Design serial, start of the top module:
module serial
    (  
      input  clk  
    , input  reset  
    , input  enable  
    , input  can_send
    , input [7:0] data_in
    , input  in_stb
    , output wire [7:0] data_out
    , output wire  out_stb
    );
For scale: about 3600 cells after synthesis, ~310 flip-flops, ~22 I/O pins, roughly 26000 µm² of cells after synthesis.
Settings: LEC_CHECK=0, ABC_AREA=1, CAP_MARGIN=40, CELL_PAD_IN_SITES_DETAIL_PLACEMENT=1, CELL_PAD_IN_SITES_GLOBAL_PLACEMENT=3, CORE_ASPECT_RATIO=0.71, CORE_MARGIN=2, CORE_UTILIZATION=40, CTS_CLUSTER_DIAMETER=62, GPL_ROUTABILITY_DRIVEN=0, HOLD_SLACK_MARGIN=0.29, MAX_ROUTING_LAYER=met5, PLACE_DENSITY_LB_ADDON=0.02, SETUP_SLACK_MARGIN=0.13, SLEW_MARGIN=20, TNS_END_PERCENT=35; clock period 4.57 ns.
run.sh (not shown) runs the stock make flow with config.mk's settings and CLKGATE_MAP_FILE=.
The first run reached the layout checks and failed them: negative setup slack.
Rerun with:
- ABC_AREA: 1 -> default
- CAP_MARGIN: 40 -> 20
- CELL_PAD_IN_SITES_DETAIL_PLACEMENT: 1 -> default
- CELL_PAD_IN_SITES_GLOBAL_PLACEMENT: 3 -> default
- CORE_ASPECT_RATIO: 0.71 -> default
- CTS_CLUSTER_DIAMETER: 62 -> default
- GPL_ROUTABILITY_DRIVEN: 0 -> default
- HOLD_SLACK_MARGIN: 0.29 -> default
- MAX_ROUTING_LAYER: met5 -> default
- PLACE_DENSITY_LB_ADDON: 0.02 -> default
- SETUP_SLACK_MARGIN: 0.13 -> default
- TNS_END_PERCENT: 35 -> default
- clock period: 4.57 -> 10.0 ns (I/O delays scaled with it)
- The changed run finished clean
- clock skew goes down by 0.0081 ns
- routed wire length goes down by 30%
- count of clock-buffer cells in the layout goes up by 2
- flip-flop count does not change
- utilization goes down by 5.7 points
- final area goes down by 17%
- combinational power goes down by 56%
- total power goes down by 58%
- via count goes down by 21%
Rerun with:
- CAP_MARGIN: 20 -> 15
- CORE_UTILIZATION: 40 -> 65
- TNS_END_PERCENT: default -> 10
- clock period: 10.0 -> 6.52 ns (I/O delays scaled with it)
Result: Synthesized area stays the same; synthesized cell count stays the same; final area decreases by 0.30%; via count grows by 3.0%; maximum frequency climbs by 8.5%; critical path depth is higher by 1; setup slack gets worse by 3.0 ns.
Rerun with:
- ABC_AREA: default -> 1
- CAP_MARGIN: 15 -> 0
- CELL_PAD_IN_SITES_GLOBAL_PLACEMENT: default -> 3
- CORE_ASPECT_RATIO: default -> 1.08
- CORE_UTILIZATION: 65 -> 40
- MAX_ROUTING_LAYER: default -> met4
- TNS_END_PERCENT: 10 -> default
- clock period: 6.52 -> 10.0 ns (I/O delays scaled with it)
After rerunning: Power goes down by a quarter to a third. Sequential share of layout area fell by 2.3 points. Routed wire length rose by a quarter to a third. Setup slack gains 3.4 ns. Core utilization shrinks by 27 points. First-iteration DRC count went down by about a fifth.

serial again, from the RTL that the note above started with.
Design serial, start of the top module:
module serial
    (  
      input  clk  
    , input  reset  
    , input  enable  
    , input  can_send
    , input [7:0] data_in
    , input  in_stb
    , output wire [7:0] data_out
    , output wire  out_stb
    );
clock: 4.63 ns
lec_check: 0
cap_margin: 20
cell_pad_in_sites_global_placement: 0
core_aspect_ratio: 1.41
core_margin: 3
core_utilization: 56
cts_cluster_size: 82
gpl_routability_driven: 0
gpl_timing_driven: 1
max_routing_layer: met4
place_density: 0.67
slew_margin: 30
tns_end_percent: 55
The baseline completed, yet does not pass: setup timing.
Edit:
Settings changed: CORE_MARGIN 3 to 2, CORE_UTILIZATION 56 to 67, CTS_CLUSTER_SIZE 82 to default, GPL_ROUTABILITY_DRIVEN 0 to 1, PLACE_DENSITY 0.67 to default, PLACE_DENSITY_LB_ADDON from default to 0.0, SLEW_MARGIN 30 to 20, TNS_END_PERCENT 55 to 85.
Clock period 4.63 ns to 6.96 ns, I/O delays scaled along.
What happened: This time the run ran to the end with no violations. Routed wire length goes down by 3.3%. Power goes down by 36%. Global-route usage goes up by 6.6 points. Combinational power goes down by 43%. Final cell count goes down by 8.3%. Area after synthesis is unchanged.
Edit:
Settings changed: CELL_PAD_IN_SITES_GLOBAL_PLACEMENT 0 to default, CORE_ASPECT_RATIO 1.41 to default, CORE_UTILIZATION 67 to 40, GPL_ROUTABILITY_DRIVEN 1 to default, GPL_TIMING_DRIVEN 1 to default, MAX_ROUTING_LAYER met4 to default, PLACE_DENSITY_LB_ADDON 0.0 to default, TNS_END_PERCENT 85 to default.
Clock period 6.96 ns to 6.8 ns, I/O delays scaled along.
The changed run ran to the end with no violations; clock-buffer cell count is higher by 12; design area is higher by 2.3%; clock power is higher by 12%; worst setup slack degrades by 0.023 ns; die area is higher by 66%; routed wire length is higher by 0.87%; synthesized cell count is unchanged; power is higher by 6.9%; non-clock buffer count is higher by 6; critical path depth is lower by 1; worst hold slack is about the same.
Edit:
Settings changed: CORE_UTILIZATION 40 to 72, CTS_CLUSTER_SIZE from default to 50, MAX_ROUTING_LAYER from default to met4, PLACE_DENSITY_LB_ADDON from default to 0.0, SETUP_SLACK_MARGIN from default to 1.46.
Clock period 6.8 ns to 4.92 ns, I/O delays scaled along.
=>
- The changed run never finished: it broke off in 5_1_grt, error ODB-0269
- die size decreases by well over a third
- synthesized area stays the same
- synthesized cell count does not change

## the previous run
serial again, from the RTL that the note above started with.
## serial
module serial
    (  
      input  clk  
    , input  reset  
    , input  enable  
    , input  can_send
    , input [7:0] data_in
    , input  in_stb
    , output wire [7:0] data_out
    , output wire  out_stb
    );
clock: 6.66 ns
lec_check: 0
cap_margin: 20
cell_pad_in_sites_global_placement: 0
core_aspect_ratio: 1.41
core_margin: 2
core_utilization: 72
gpl_routability_driven: 1
gpl_timing_driven: 1
max_routing_layer: met4
place_density_lb_addon: 0.0
setup_slack_margin: 1.91
slew_margin: 20
tns_end_percent: 85
For the current run, these inputs were changed with respect to the previous run:
Settings: removing SETUP_SLACK_MARGIN (formerly 1.91); changing GPL_TIMING_DRIVEN from 1 to 0; changing CORE_UTILIZATION from 72 to 48; setting PLACE_DENSITY to 0.43 for the first time; removing PLACE_DENSITY_LB_ADDON (formerly 0.0); changing CELL_PAD_IN_SITES_GLOBAL_PLACEMENT from 0 to 3; changing the clock period (ns, I/O delays scaled along) from 6.66 to 11.2.
Results
Total power (the previous run / the current run): 1.7. The previous run has a lower switching power share of the total than the current run. Sort the current run and the previous run by number of cells upsized or downsized after cts, ascending, and the current run comes first. Between the current run and the previous run, it is the current run whose clock share of power is higher, by 5.0 points. Storage element area ends up higher on the previous run. The current run vs the previous run, instance count: the current run higher.

== tundra ==
Starting RTL as in the previous note.
make LEC_CHECK=0 CAP_MARGIN=20 CELL_PAD_IN_SITES_DETAIL_PLACEMENT=1 CELL_PAD_IN_SITES_GLOBAL_PLACEMENT=0 CORE_ASPECT_RATIO=1.41 CORE_MARGIN=4 CORE_UTILIZATION=56 CTS_CLUSTER_SIZE=82 GPL_ROUTABILITY_DRIVEN=1 GPL_TIMING_DRIVEN=0 MAX_ROUTING_LAYER=met4 PLACE_DENSITY_LB_ADDON=0.11 SLEW_MARGIN=30 TNS_END_PERCENT=55 finish   # period 4.63 ns
The flow ended early for tundra: it failed with a tool error in global routing.
Relative to tundra, the following input files were edited for onyx:
- MAX_ROUTING_LAYER removed (was met4)
- CORE_UTILIZATION changed from 56 to 66
- GPL_TIMING_DRIVEN removed (was 0)
- CELL_PAD_IN_SITES_DETAIL_PLACEMENT removed (was 1)
- TNS_END_PERCENT removed (was 55)
- CORE_ASPECT_RATIO removed (was 1.41)
- PLACE_DENSITY_LB_ADDON removed (was 0.11)
- SLEW_MARGIN changed from 30 to 20
- CELL_PAD_IN_SITES_GLOBAL_PLACEMENT removed (was 0)
- CORE_MARGIN changed from 4 to 2
- CTS_CLUSTER_SIZE removed (was 82)
- GPL_ROUTABILITY_DRIVEN removed (was 1)
- the clock period (ns, I/O delays scaled along) changed from 4.63 to 5.56
onyx finished every stage; the final checks, however, were not passed, the failures being negative setup slack. The log for tundra ends in global routing with error GRT-0232, so the run never completed. The chip area line of the yosys report on onyx is in line with that on tundra. Delta (onyx minus tundra): area inside the core boundary moved down; post-CTS setup-driven buffer insertion count moved down; pre-CTS worst setup slack moved up; die width moved up.
## Diff of input files: xenon against onyx
- putting ABC_AREA at 1 where nothing was set
- swapping 66 for 72 in CORE_UTILIZATION
- swapping 5.56 for 7.03 in the clock period (ns, I/O delays scaled along)
[summary]
Of the two candidates, onyx has the worse total non-filler cell area in the finished layout and xenon the better one.
Of the two values seen for beginning of the critical path, maybeToBoola_c_ds_app_arg_0[1] was produced by xenon and maybeToBoola_c_ds_app_arg_0[4] by onyx.
Count of routing violations after the opening detailed-route iteration, xenon and onyx, higher one = xenon.
After detailed routing, onyx needs less wire than xenon.
Looking at the reports, xenon completed the entire flow and the layout it produced met the timing, design-rule and antenna checks.
Summary of the comparison: non-clock buffer area fraction after layout is lower in xenon, relative to onyx.
The inputs of yarrow differ from those of xenon as listed below.
- ABC_AREA no longer set, was 1
- CORE_UTILIZATION now 65, was 72
- the clock period (ns, I/O delays scaled along) now 7.85, was 7.03
[summary]
- Against xenon as the reference, yarrow delivers a higher final setup slack of the worst path.
- Lower layout buffering overhead excluding clock cells among xenon and yarrow: xenon
- Clock-cell share of area delta (yarrow -> xenon): insignificant
- Comparing xenon and yarrow, the lower normalized max-slew margin is on yarrow.
- Looking at post-synthesis instance area, yarrow sits about 7% below xenon.
- When yarrow is measured against xenon, its global-route usage turns out 6.9 points lower.

== build 73 ==
Starting RTL as in the previous note.
==> flow/design.v (excerpt) <==
module serial
    (  
      input  clk  
    , input  reset  
    , input  enable  
    , input  can_send
    , input [7:0] data_in
    , input  in_stb
    , output wire [7:0] data_out
    , output wire  out_stb
    );
  wire [8:0] c_ds_app_arg;
  wire  c_ds_app_arg_0;
  reg [5:0] maybeToBoola_c_ds_app_arg;
  wire [7:0] c_ds_app_arg_1;
  wire [6:0] result_0;
  wire [7:0] a;
  wire [12:0] result_1;
  reg [6:0] result_2;
  wire [6:0] c_case_alt;
  reg [6:0] c_case_alt_0;
  wire [1:0] dir;
  wire [6:0] c_case_alt_1;
  wire [6:0] c_case_alt_2;
  wire [6:0] c_case_alt_3;
  wire [3:0] a1;
  reg [4:0] inp_n;
  wire signed [63:0] c_inp_n_app_arg;
  reg [5:0] c_app_arg;
  wire [5:0] c_case_alt_4;
  reg [5:0] c_case_alt_5;
  reg [5:0] c_case_alt_6;
  wire [0:0] ctr;
  wire [1:0] ctr_0;
  wire [2:0] ctr_1;
  reg [5:0] result_3;
  reg [5:0] c_case_alt_7;
  reg [5:0] c_case_alt_8;
  reg [5:0] c_case_alt_9;
  wire [20:0] c_case_scrut;
  wire signed [63:0] wild;
  wire signed [63:0] c_wild_app_arg;
  wire  c_ds_app_arg_2;
  reg [31:0] maybeToBoola_c_ds_app_arg_0;
  wire [5:0] c_ds_app_arg_3;
  wire [32:0] result_4;
  wire [5:0] a_0;
  wire signed [63:0] c_r_app_arg;
  wire [15:0] result_5;
  wire signed [63:0] c_ds1_app_arg;
  wire [16:0] r;
  wire [15:0] result_6;
  wire signed [63:0] c_r_app_arg_0;
  wire [15:0] result_7;
  reg [32:0] c_app_arg_0;
  wire [64:0] result_8;
  wire [15:0] x;
  wire [15:0] y;
  wire [3:0] n;
  wire [3:0] n_0;
  wire [3:0] n_1;
  reg [31:0] ds1;
  wire [16:0] r_0;
  wire [16:0] r_1;
  reg [36:0] maybeToBoola_c_ds_app_arg_1;
  wire [8:0] result_9;
  wire [45:0] c_case_alt_10;
  wire [8:0] c_app_arg_1;
  wire [8:0] c_case_alt_11;
  wire [7:0] result_10;
  wire signed [63:0] c_app_arg_2;
  wire signed [63:0] c_app_arg_3;
  wire [31:0] a_1;
  wire [3:0] c_app_arg_4;
  wire [4:0] z;
  wire [3:0] result_11;
  wire [3:0] digitIdx;
  wire [32:0] c_app_arg_5;
  wire [31:0] n_2;
  wire [32:0] number;
  reg [265:0] maybeToBoola_c_ds_app_arg_2;
  wire [8:0] result_12;
  wire signed [63:0] c_wild3_app_arg;
  wire [255:0] result_13;
  wire [255:0] c_app_arg_6;
  wire [4:0] c_app_arg_7;
  wire [4:0] c_app_arg_8;
  wire signed [63:0] c_wild3_app_arg_0;
  wire [7:0] result_14;
  wire [8:0] c_app_arg_9;
  wire [274:0] result_15;
  wire  canSend;
  wire [7:0] a_2;
  wire signed [63:0] wild3;
  ...
==> flow/config.mk <==
export PLATFORM = sky130hd
export DESIGN_NAME = serial
export DESIGN_NICKNAME = serial
export VERILOG_FILES = /design/flow/design.v
export SDC_FILE = /design/flow/constraint.sdc
export NUM_CORES = 4
export LEC_CHECK = 0
export CAP_MARGIN = 20
export CELL_PAD_IN_SITES_GLOBAL_PLACEMENT = 0
export CORE_ASPECT_RATIO = 0.54
export CORE_MARGIN = 2
export CORE_UTILIZATION = 72
export CTS_CLUSTER_DIAMETER = 26
export CTS_CLUSTER_SIZE = 51
export GPL_ROUTABILITY_DRIVEN = 1
export GPL_TIMING_DRIVEN = 1
export MAX_ROUTING_LAYER = met4
export PLACE_DENSITY_LB_ADDON = 0.0
export SETUP_SLACK_MARGIN = 1.91
export SLEW_MARGIN = 20
export TNS_END_PERCENT = 85
==> flow/constraint.sdc <==
create_clock -name core_clock -period 6.66 [get_ports {clk}]
set_input_delay 1.3320 -clock core_clock [delete_from_list [all_inputs] [get_ports {clk}]]
set_output_delay 1.3320 -clock core_clock [all_outputs]
set_load 0.01 [all_outputs]
What build 24 does differently from build 73 at the input level:
==> flow/config.mk <==
export PLATFORM = sky130hd
export DESIGN_NAME = serial
export DESIGN_NICKNAME = serial
export VERILOG_FILES = /design/flow/design.v
export SDC_FILE = /design/flow/constraint.sdc
export NUM_CORES = 4
export LEC_CHECK = 0
export CAP_MARGIN = 20
export CELL_PAD_IN_SITES_GLOBAL_PLACEMENT = 1
export CORE_ASPECT_RATIO = 1.41
export CORE_MARGIN = 2
export CORE_UTILIZATION = 58
export GPL_ROUTABILITY_DRIVEN = 1
export GPL_TIMING_DRIVEN = 1
export MAX_ROUTING_LAYER = met4
export PLACE_DENSITY = 0.43
export SLEW_MARGIN = 20
export TNS_END_PERCENT = 85
==> flow/constraint.sdc <==
create_clock -name core_clock -period 11.2 [get_ports {clk}]
set_input_delay 2.2400 -clock core_clock [delete_from_list [all_inputs] [get_ports {clk}]]
set_output_delay 2.2400 -clock core_clock [all_outputs]
set_load 0.01 [all_outputs]
### Flow results
- Build 24: flow completed, timing, DRC and antenna clean
- Build 24 vs. build 73: global routing usage on met1 -32 points, die outline height now sits higher, data arrival time of the worst path went down, global-route usage fell 15 points.
- Higher buffers plus inverters on the worst setup path goes to build 73 over build 24.
- Taking build 73 as the reference, in build 24 utilization down 24 points; number of nets at the end of the flow down 5.6%.
Modified inputs, build 44 compared to build 24
==> flow/config.mk <==
export PLATFORM = sky130hd
export DESIGN_NAME = serial
export DESIGN_NICKNAME = serial
export VERILOG_FILES = /design/flow/design.v
export SDC_FILE = /design/flow/constraint.sdc
export NUM_CORES = 4
export LEC_CHECK = 0
export CAP_MARGIN = 20
export CORE_MARGIN = 2
export CORE_UTILIZATION = 65
export SLEW_MARGIN = 20
==> flow/constraint.sdc <==
create_clock -name core_clock -period 5.56 [get_ports {clk}]
set_input_delay 1.1120 -clock core_clock [delete_from_list [all_inputs] [get_ports {clk}]]
set_output_delay 1.1120 -clock core_clock [all_outputs]
set_load 0.01 [all_outputs]
==> comparison <==
- Build 44 — wire length 0.90% lower, build 24 as reference
- Build 44 against build 24: share of the clock period used by the worst path went up; cell area went up.
- The final layout from build 24, which completed every stage, passed the timing, design-rule and antenna checks at the end of the flow.
- Completing all stages was not enough for build 44: its layout failed the final checks because of setup timing.
- Between build 24 and build 44, total leakage power is higher for build 44, build 24 comes in under that.
- [build 44] total length of routed met2 wires fell about 5% relative to build 24
- Summary — post-placement setup slack, build 44 relative to build 24: lower, by 4.73 ns.
Setup changes, build 44 to build 14
--- a/flow/config.mk
+++ b/flow/config.mk
@@ -6,6 +6,7 @@
 export NUM_CORES = 4
 export LEC_CHECK = 0
-export CAP_MARGIN = 20
+export CAP_MARGIN = 15
 export CORE_MARGIN = 2
 export CORE_UTILIZATION = 65
+export MAX_ROUTING_LAYER = met4
 export SLEW_MARGIN = 20
==> flow/constraint.sdc <==
create_clock -name core_clock -period 6.48 [get_ports {clk}]
set_input_delay 1.2960 -clock core_clock [delete_from_list [all_inputs] [get_ports {clk}]]
set_output_delay 1.2960 -clock core_clock [all_outputs]
set_load 0.01 [all_outputs]
[summary]
- Build 14 has completed all stages; timing, DRC and antenna checks passed.
- In the flow results for build 14 and build 44, the final critical-path required period is larger on build 14.
- Compared with build 44, build 14 shows a lower final area.
- Going from build 44 to build 14, the clock skew was found to have gone down by 0.011 ns.
- | worst slack at placement | higher: build 14 |
- Build 14 against build 44; layout filler cell count is up by a few percent.
- Global routing met1 resource utilization (higher): build 44
- Lower final-layout clock buffer total goes to build 44 over build 14.
- Build 14 ends up with higher sequential share of power than build 44 does.
- Comparing build 14 against build 44, there is no change at all in die span in x.
The inputs of build 48 differ from those of build 14 as listed below.
--- a/flow/config.mk
+++ b/flow/config.mk
@@ -6,7 +6,9 @@
 export NUM_CORES = 4
 export LEC_CHECK = 0
-export CAP_MARGIN = 15
+export CAP_MARGIN = 20
 export CORE_MARGIN = 2
-export CORE_UTILIZATION = 65
-export MAX_ROUTING_LAYER = met4
+export CORE_UTILIZATION = 72
+export CTS_CLUSTER_SIZE = 50
+export HOLD_SLACK_MARGIN = -0.1
+export PLACE_DENSITY = 0.35
 export SLEW_MARGIN = 20
==> flow/constraint.sdc <==
create_clock -name core_clock -period 5.02 [get_ports {clk}]
set_input_delay 1.0040 -clock core_clock [delete_from_list [all_inputs] [get_ports {clk}]]
set_output_delay 1.0040 -clock core_clock [all_outputs]
set_load 0.01 [all_outputs]
Results
Build 48: all stages done; final checks FAILED (setup timing). Diff build 14 -> build 48: number of clock-tree buffers in the layout rose 2.0%; critical path depth higher. Compared with build 14, the detailed router inserted more vias in build 48.
Power figures rest on the tool's default switching activity, not on a simulated workload.
